## gift_shop_part1
module gift_shop_part1(
    input clk, 
    input rst,
    input [31:0] data_in,   
    input valid_in,         
    output ready,       
    output reg finished,
    output reg [63:0] result
);
clock: 5.26 ns
lec_check: 0
cap_margin: 20
core_aspect_ratio: 1.37
core_margin: 2
core_utilization: 35
cts_cluster_size: 16
max_routing_layer: met5
min_routing_layer: met2
place_density_lb_addon: 0.1
setup_slack_margin: 1.5
slew_margin: 35
run.sh (not shown) runs the stock make flow with config.mk's settings and CLKGATE_MAP_FILE=.
The baseline reached the layout checks and failed them: negative setup slack.
Then changed:
CORE_ASPECT_RATIO = default   (was 1.37)
CORE_UTILIZATION = 66   (was 35)
CTS_CLUSTER_SIZE = 35   (was 16)
MAX_ROUTING_LAYER = met4   (was met5)
MIN_ROUTING_LAYER = default   (was met2)
PLACE_DENSITY = 0.6   (was default)
PLACE_DENSITY_LB_ADDON = default   (was 0.1)
SETUP_SLACK_MARGIN = default   (was 1.5)
SLEW_MARGIN = 20   (was 35)
TNS_END_PERCENT = 5   (was default)
clock period = 7.86 ns   (was 5.26 ns; I/O delays follow)
=>
- The changed run finished but failed the layout checks on negative setup slack
- critical path depth drops by 1
- sequential share of layout area climbs by 1.5 points
- final area drops by 4.7%
Then changed:
CORE_UTILIZATION = 65   (was 66)
CTS_CLUSTER_DIAMETER = 71   (was default)
CTS_CLUSTER_SIZE = default   (was 35)
MAX_ROUTING_LAYER = default   (was met4)
PLACE_DENSITY = default   (was 0.6)
PLACE_DENSITY_LB_ADDON = 0.04   (was default)
TNS_END_PERCENT = 85   (was 5)
clock period = 11.9 ns   (was 7.86 ns; I/O delays follow)
After rerunning: Now the flow went through all stages and came out clean. Clock-buffer cell count increases by 44. Fmax decreases by roughly a tenth. Core utilization decreases by 3.2 points. Wire length decreases by a few percent. Non-clock buffer count decreases by 679. First-iteration DRC count decreases by a few percent.
Then changed:
CORE_UTILIZATION = 71   (was 65)
CTS_CLUSTER_DIAMETER = default   (was 71)
CTS_CLUSTER_SIZE = 24   (was default)
PLACE_DENSITY = 0.6   (was default)
PLACE_DENSITY_LB_ADDON = default   (was 0.04)
SETUP_SLACK_MARGIN = 1.38   (was default)
TNS_END_PERCENT = default   (was 85)
clock period = 9.05 ns   (was 11.9 ns; I/O delays follow)
After rerunning: Clock skew increases by 0.076 ns. Final cell count barely changes. Non-clock buffer count increases by 381. Register-to-register slack loses 1.5 ns.

Setup of run 1:
Starting RTL as in the previous note.
## gift_shop_part1
module gift_shop_part1(
    input clk, 
    input rst,
    input [31:0] data_in,   
    input valid_in,         
    output ready,       
    output reg finished,
    output reg [63:0] result
);
    localparam LENGTH = 34; 
    localparam HEX_LENGTH = 40;
    reg [1:0] word_cnt;
    reg [79:0] range_buffer;
    reg range_ready;
    wire [HEX_LENGTH-1:0] range_start_in;
    wire [HEX_LENGTH-1:0] range_end_in;
    assign range_start_in = range_buffer[79:40];
    assign range_end_in = range_buffer[39:0];
    assign ready = !rst;  
    reg stage1_valid;
    reg [HEX_LENGTH-1:0] stage1_range_start;
    reg [HEX_LENGTH-1:0] stage1_range_end;
    reg [31:0] stage1_start_len;
    reg [31:0] stage1_end_len;
    reg stage2_valid;
    reg [HEX_LENGTH-1:0] stage2_range_start;
    reg [HEX_LENGTH-1:0] stage2_range_end;
    reg [31:0] stage2_start_len;
    reg stage3_valid;
    reg [39:0] stage3_high_nibbles_start, stage3_high_nibbles_end;
    reg [39:0] stage3_low_nibbles_start,  stage3_low_nibbles_end;
    reg [31:0] stage3_half_len;
    reg stage4_valid;
    reg [31:0] stage4_half_len;
    reg [319:0] stage4_t_fstart, stage4_t_fend;
    reg [319:0] stage4_t_sstart, stage4_t_send;
    reg stage5_valid;
    reg [31:0] stage5_half_len;
    reg [159:0] stage5_L1_fstart, stage5_L1_fend;
    reg [159:0] stage5_L1_sstart, stage5_L1_send;
    reg stage6_valid;
    reg [31:0] stage6_half_len;
    reg [31:0] stage6_f_start, stage6_f_end;
    reg [31:0] stage6_s_start, stage6_s_end;
    reg stage7_valid;
    reg stage7_range_valid;
    reg [31:0] stage7_half_start;
    reg [31:0] stage7_half_end;
    reg [31:0] stage7_half_len;
    wire [31:0] stage2_half_len_wire;
    reg stage8_valid;
    reg stage8_range_valid;
    reg [31:0] stage8_mul_const;
    reg [31:0] stage8_sum_const;
    reg [31:0] stage8_addition;
    reg [31:0] stage8_half_len;
    wire [31:0] stage7_sub_const;
    reg stage10_valid, stage10_range_valid;
    reg [63:0] stage10_prod_mid;    
    reg [31:0] stage10_addition_q; 
    reg [31:0] stage10_half_len_q;
    reg stage9_valid, stage9_range_valid;
    reg [63:0] stage9_prod_partial;
    reg [31:0] stage9_addition_q;
    reg [31:0] stage9_half_len_q;
    reg [63:0] stage12_factor;
    reg  stage11_valid;
    reg stage11_range_valid;
  ...
export LEC_CHECK = 0
export ABC_AREA = 1
export CAP_MARGIN = 15
export CORE_ASPECT_RATIO = 1.25
export CORE_MARGIN = 2
export CORE_UTILIZATION = 40
export CTS_CLUSTER_SIZE = 12
export GPL_ROUTABILITY_DRIVEN = 0
export GPL_TIMING_DRIVEN = 1
export MAX_ROUTING_LAYER = met4
export SLEW_MARGIN = 0
create_clock -name core_clock -period 7.43 [get_ports {clk}]
[flow] run 1 | stages: complete | final checks: fail | reason: negative setup slack
[inputs] run 2 vs run 1
- changing CTS_CLUSTER_SIZE from 12 to 35
- setting CTS_CLUSTER_DIAMETER to 44 for the first time
- removing GPL_ROUTABILITY_DRIVEN (formerly 0)
- removing CORE_ASPECT_RATIO (formerly 1.25)
- changing CAP_MARGIN from 15 to 20
- changing SLEW_MARGIN from 0 to 20
- changing CORE_UTILIZATION from 40 to 66
- removing GPL_TIMING_DRIVEN (formerly 1)
- removing ABC_AREA (formerly 1)
- setting PLACE_DENSITY to 0.6 for the first time
- changing the clock period (ns, I/O delays scaled along) from 7.43 to 7.86
[summary]
What the final checks of run 2 revealed, after a flow that finished every stage, was a layout that fails on negative setup slack.
In run 1 the implementation completed, yet the final layout does not meet the checks, the culprit being negative setup slack.
Compare run 2 and run 1 | floorplan core density lower: run 1
For filler-free cell count of the finished design, dividing the value from run 2 by the value from run 1 gives 0.79.
Run 2 vs run 1: final period utilization up in run 2
Run 1 vs run 2, source of the critical timing path: stage12_factor[4]$_DFFE_PN_ vs stage12_factor[9]$_DFFE_PN_
Input-level comparison between run 3 and run 2:
- changing CTS_CLUSTER_SIZE from 35 to 24
- setting SETUP_SLACK_MARGIN to 1.38 for the first time
- changing CORE_UTILIZATION from 66 to 72
- removing CTS_CLUSTER_DIAMETER (formerly 44)
- setting HOLD_SLACK_MARGIN to 0.28 for the first time
- removing MAX_ROUTING_LAYER (formerly met4)
- changing CAP_MARGIN from 20 to 5
- changing the clock period (ns, I/O delays scaled along) from 7.86 to 9.05
[summary]
Cmp run 3 vs run 2: via-per-instance ratio higher in run 3
Number of well taps ended up 367 lower on run 3 than on run 2.
Higher number of buffer and inverter stages on the critical path was reported by run 3, not run 2.
Compared with run 2, in run 3 proportion of power drawn by combinational gates went up, total wire length after detailed routing now sits higher.
The higher number of cells on the critical path of run 3 and run 2 is in run 3.
| final design area excluding fillers | run 3 vs run 2 | better |
Every stage of the flow completed for run 3, and the final layout passed the timing, DRC and antenna checks.
Of run 3 and run 2, run 2 shows the lower register-to-register slack, with run 3 above it.
When run 3 is measured against run 2, its power turns out 20% lower.
In run 3 the met1 track demand over resource in global routing turned out 4.0 points higher than in run 2.
The following lists how run 4 was set up differently from run 3:
- a deleted SETUP_SLACK_MARGIN that had been 1.38
- a deleted CTS_CLUSTER_SIZE that had been 24
- a change of CORE_UTILIZATION from 72 to 40
- a change of CAP_MARGIN from 5 to 20
- a deleted HOLD_SLACK_MARGIN that had been 0.28
- a change of the clock period (ns, I/O delays scaled along) from 9.05 to 5.34
Findings:
Run 4 completed end to end; final checks failed (negative setup slack).
Re count of clock-buffer cells in the layout: run 3 and run 4 aren't equal, and the higher value belongs to run 4.
Run 4 vs run 3, critical path depth went down by about 5.6%.
When the final numbers for run 3 and run 4 were put side by side, the core utilization turned out to be greater in run 3.
Lower combinational power was reported by run 3, not run 4.
Non-clock buffer count, run 3 and run 4: larger value in run 4
Run 4 ended up with stage12_factor[5]$_DFFE_PN_ as its first element of the critical path; run 3 ended up with stage12_factor[8]$_DFFE_PN_.
The lower proportion of power drawn by combinational gates came out of run 3.
Changes observed in run 4 relative to run 3: data required time at the worst endpoint went down by 3740 ps; placeable core region went up by 81%; floorplan core density went down by 32 points.
When run 4 is set beside run 3, its sequential share of cell area turns out to be 1.4 points smaller.

## run A
Starting RTL as in the previous note.
Settings: LEC_CHECK=0, CAP_MARGIN=20, CORE_MARGIN=2, CORE_UTILIZATION=72, CTS_CLUSTER_SIZE=89, HOLD_SLACK_MARGIN=0.29, PLACE_DENSITY=0.35, SETUP_SLACK_MARGIN=1.38, SLEW_MARGIN=20; clock period 8.58 ns.
The flow completed for run A, but it is not clean: the layout still shows setup timing.
Input changes introduced in run B (baseline for comparison: run A):
- PLACE_DENSITY changed from 0.35 to 0.6
- SETUP_SLACK_MARGIN removed (was 1.38)
- HOLD_SLACK_MARGIN removed (was 0.29)
- CORE_UTILIZATION changed from 72 to 34
- CTS_CLUSTER_SIZE removed (was 89)
- the clock period (ns, I/O delays scaled along) changed from 8.58 to 12.1
[summary]
Looking at the reports, run B completed the entire flow and the layout it produced met the timing, DRC and antenna checks.
Diff run A -> run B | via count | down by a few percent
Delta (run B minus run A): final cell count without fillers higher, final worst slack climbed 2350 ps, total global-route track usage saw a decrease.
Edits applied to the flow inputs when going from run B to run C:
- CORE_UTILIZATION: 34 -> 40
- the clock period (ns, I/O delays scaled along): 12.1 -> 9.54
[summary]
Clock transition at the registers of the reported paths: run C and run B compared, higher one is run B. Changes observed in run C relative to run B: total power has increased; cell area after layout has remained practically unchanged.
[inputs] run D vs run C
- putting CORE_ASPECT_RATIO at 1.25 where nothing was set
- putting MAX_ROUTING_LAYER at met4 where nothing was set
- clearing PLACE_DENSITY, which used to be 0.6
- swapping 9.54 for 7.43 in the clock period (ns, I/O delays scaled along)
--- outcome ---
From the logs: run D reached the end of the flow and failed the layout checks with setup timing. Critical path depth ends up lower on run C. Run D has routability congestion estimate above what run C had. Combinational share of cell area in run D vs run C: down 1.4 points. In the flow results for run C and run D, the combinational cell fraction of total power is smaller on run C. Run C ended up with sky130_fd_sc_hd__edfxtp_1 as its critical-path cell with the highest stage delay; run D ended up with sky130_fd_sc_hd__fa_1. Per the comparison of run D with run C, number of global-route vias before repair shows an increase of 4,908; relative area change from synthesis to final layout moved up; routed metal-1 wire length lost about 8%.
Power figures rest on the tool's default switching activity, not on a simulated workload.
